Setup of run 1:
==> flow/design.v <==
module cordic_step ( clock, ce, sin_in, cos_in, angle_in, t_angle, atan,
sin_out, cos_out, angle_out, t_angle_out );
parameter integer step = 0;  
parameter integer W = 12;  
input clock, ce;
input signed [W-1:0] sin_in, cos_in, angle_in, t_angle, atan;
output reg signed [W-1:0] sin_out, cos_out, angle_out, t_angle_out;
always @ (posedge clock)
begin
if( ce == 1'b1 )
begin
if(t_angle >= angle_in)
begin
cos_out <= cos_in - (sin_in >>> step);
sin_out <= ((cos_in >>> step) + sin_in);
angle_out <= angle_in + atan;
end
else if (t_angle < angle_in)
begin
cos_out <= cos_in + (sin_in >>> step);
sin_out <= -(cos_in >>> step) + sin_in;
angle_out <= angle_in - atan;
end
t_angle_out <= t_angle;
end  
end
endmodule
module mul_Kn(clock, ce, value_in, value_out, t_angle );
parameter integer W = 12;  
parameter FXP_SHIFT = 10;  
input clock, ce;
input signed[W-1:0] value_in, t_angle;
output reg signed[W-1:0] value_out;
reg signed [2*W-1:0] val, val_0, val_2, val_4, val_5, val_7, val_7_9_d, val_9;  
reg signed [2*W-1:0] val_0_2, val_4_5, val_7_9, val_0_2_4_5, val_0_2_4_5_7_9;  
always @ (posedge clock)
begin
if( ce == 1'b1 )
begin
val = value_in; val_0 <= val; val_2 <= val << 2; val_4 <= val << 4;
val_5 <= val << 5; val_7 <= val << 7; val_9 <= val << 9;
val_0_2 <= val_0 - val_2; val_4_5 <= val_4 - val_5; val_7_9 <= val_7 + val_9;
val_0_2_4_5 <= val_0_2 + val_4_5;
val_7_9_d <= val_7_9;  
val_0_2_4_5_7_9 = val_0_2_4_5 + val_7_9_d;
value_out <= val_0_2_4_5_7_9 >>> FXP_SHIFT;
end
end
endmodule
module cordic_pipeline_rtl( clock, reset, ce, angle_in, sin_out, cos_out, valid_out );
parameter integer W = 12;  
parameter FXP_MUL = 1024;  
parameter PIPE_LATENCY = 15;  
input clock, reset, ce;
input signed [W-1:0] angle_in;  
output signed [W-1:0] sin_out, cos_out;
output valid_out;
wire signed [11:0] atan[0:10];  
assign atan[0] = 12'sd804;
assign atan[1] = 12'sd475;
assign atan[2] = 12'sd251;
assign atan[3] = 12'sd127;
assign atan[4] = 12'sd64;
assign atan[5] = 12'sd32;
assign atan[6] = 12'sd16;
assign atan[7] = 12'sd8;
assign atan[8] = 12'sd4;
assign atan[9] = 12'sd2;
assign atan[10] = 12'sd1;
wire signed [W-1:0] sin_tab [0:11];
wire signed [W-1:0] cos_tab [0:11];
wire signed [W-1:0] t_angle_tab [0:11];  
wire signed [W-1:0] angle_tab [0:11];
reg unsigned [4:0] valid_cnt;  
always@(posedge clock)
begin
if ( reset == 1'b0 )
valid_cnt <= PIPE_LATENCY;  
else
if( ( valid_cnt != 0 ) && ( ce == 1'b1 ) )
valid_cnt <= valid_cnt - 1;  
end
assign valid_out = ( valid_cnt == 0 )? 1'b1 : 1'b0;  
assign cos_tab[0] = 1.0 * FXP_MUL;
assign sin_tab[0] = 0;
assign angle_tab[0] = 0;
assign t_angle_tab[0] = angle_in;
cordic_step #(0) cordic_step_0 ( clock, ce, sin_tab[0], cos_tab[0], angle_tab[0], t_angle_tab[0], atan[0],
sin_tab[1], cos_tab[1], angle_tab[1], t_angle_tab[1] );
cordic_step #(1) cordic_step_1 ( clock, ce, sin_tab[1], cos_tab[1], angle_tab[1], t_angle_tab[1], atan[1],
sin_tab[2], cos_tab[2], angle_tab[2], t_angle_tab[2] );
cordic_step #(2) cordic_step_2 ( clock, ce, sin_tab[2], cos_tab[2], angle_tab[2], t_angle_tab[2], atan[2],
sin_tab[3], cos_tab[3], angle_tab[3], t_angle_tab[3] );
cordic_step #(3) cordic_step_3 ( clock, ce, sin_tab[3], cos_tab[3], angle_tab[3], t_angle_tab[3], atan[3],
sin_tab[4], cos_tab[4], angle_tab[4], t_angle_tab[4] );
cordic_step #(4) cordic_step_4 ( clock, ce, sin_tab[4], cos_tab[4], angle_tab[4], t_angle_tab[4], atan[4],
sin_tab[5], cos_tab[5], angle_tab[5], t_angle_tab[5] );
cordic_step #(5) cordic_step_5 ( clock, ce, sin_tab[5], cos_tab[5], angle_tab[5], t_angle_tab[5], atan[5],
sin_tab[6], cos_tab[6], angle_tab[6], t_angle_tab[6] );
cordic_step #(6) cordic_step_6 ( clock, ce, sin_tab[6], cos_tab[6], angle_tab[6], t_angle_tab[6], atan[6],
sin_tab[7], cos_tab[7], angle_tab[7], t_angle_tab[7] );
cordic_step #(7) cordic_step_7 ( clock, ce, sin_tab[7], cos_tab[7], angle_tab[7], t_angle_tab[7], atan[7],
sin_tab[8], cos_tab[8], angle_tab[8], t_angle_tab[8] );
cordic_step #(8) cordic_step_8 ( clock, ce, sin_tab[8], cos_tab[8], angle_tab[8], t_angle_tab[8], atan[8],
sin_tab[9], cos_tab[9], angle_tab[9], t_angle_tab[9] );
cordic_step #(9) cordic_step_9 ( clock, ce, sin_tab[9], cos_tab[9], angle_tab[9], t_angle_tab[9], atan[9],
sin_tab[10], cos_tab[10], angle_tab[10], t_angle_tab[10] );
cordic_step #(10)cordic_step_10( clock, ce, sin_tab[10], cos_tab[10], angle_tab[10], t_angle_tab[10],
atan[10], sin_tab[11], cos_tab[11], angle_tab[11], t_angle_tab[11] );
mul_Kn mul_Kn_sin ( clock, ce, sin_tab[11], sin_out, t_angle_tab[11] );
mul_Kn mul_Kn_cos ( clock, ce, cos_tab[11], cos_out, t_angle_tab[11] );
endmodule
Settings: LEC_CHECK=0, CAP_MARGIN=20, CELL_PAD_IN_SITES_GLOBAL_PLACEMENT=0, CORE_MARGIN=2, CORE_UTILIZATION=72, GPL_TIMING_DRIVEN=1, HOLD_SLACK_MARGIN=0.23, PLACE_DENSITY_LB_ADDON=0.12, SETUP_SLACK_MARGIN=0.61, SLEW_MARGIN=20; clock period 2.37 ns.
run.sh (not shown) runs the stock make flow with config.mk's settings and CLKGATE_MAP_FILE=.
The flow ended early for run 1: it failed with a tool error in clock tree synthesis (4_1_cts).
The inputs of run 2 differ from those of run 1 as listed below.
Settings: PLACE_DENSITY_LB_ADDON no longer set, was 0.12; ABC_AREA now 1, previously not set; CELL_PAD_IN_SITES_GLOBAL_PLACEMENT no longer set, was 0; HOLD_SLACK_MARGIN no longer set, was 0.23; GPL_TIMING_DRIVEN no longer set, was 1; CTS_CLUSTER_SIZE now 97, previously not set; PLACE_DENSITY now 0.36, previously not set; CTS_CLUSTER_DIAMETER now 365, previously not set; SETUP_SLACK_MARGIN no longer set, was 0.61; the clock period (ns, I/O delays scaled along) now 2.63, was 2.37.
[summary]
- Tool error GRT-0116 stopped run 2 during global routing (5_1_grt); no final results.
- Run 2: global placement routability congestion higher than run 1
- Lower synthesized-area fraction occupied by ao, oa, aoi and oai cells was reported by run 2, not run 1.
- Floorplan core density ended up 0.52 points higher on run 2 than on run 1.
- Diff run 1 -> run 2: die size moved up; number of cell instances after yosys synthesis has increased.
diff inputs: run 2 => run 3
Settings: CORE_UTILIZATION now 63, was 72; CTS_CLUSTER_SIZE no longer set, was 97; CTS_CLUSTER_DIAMETER no longer set, was 365; ABC_AREA no longer set, was 1; PLACE_DENSITY no longer set, was 0.36; the clock period (ns, I/O delays scaled along) now 2.04, was 2.63.
--- outcome ---
- Against run 2, run 3 reports a synthesized area that is lower.
- Run 3 finished all stages; however, its layout fails the closing checks, the failures being setup timing.
- Run 2 did not finish: a tool error stopped it during global routing (5_1_grt).
- Summary of run 3 over run 2: yosys synthesis chip area went down 1.1%; detailed-placement wirelength estimate went down 17%; die height went up 14 um.
--- input diff run 3..run 4 ---
Settings: changing CORE_UTILIZATION from 63 to 70; setting CTS_CLUSTER_SIZE to 15 for the first time; setting SETUP_SLACK_MARGIN to 0.32 for the first time.
Results
Run 4 did not run to completion, as it errored out during clock tree synthesis (4_1_cts). Relative to run 3, the worst setup timing slack at the placement stage of run 4 is higher by 100 ps. Run 3 -> run 4: synthesized instance count delta 0, exact match. Die height, run 4 vs run 3: down by a few percent. Chip footprint delta (run 4 − run 3): favourable. Summary of run 4 over run 3: weighted congestion reported at the end of routability-driven placement now sits higher, area of the core decreased 9.5%, cell area after placement shrank by 0.32%, width of the die now sits lower.
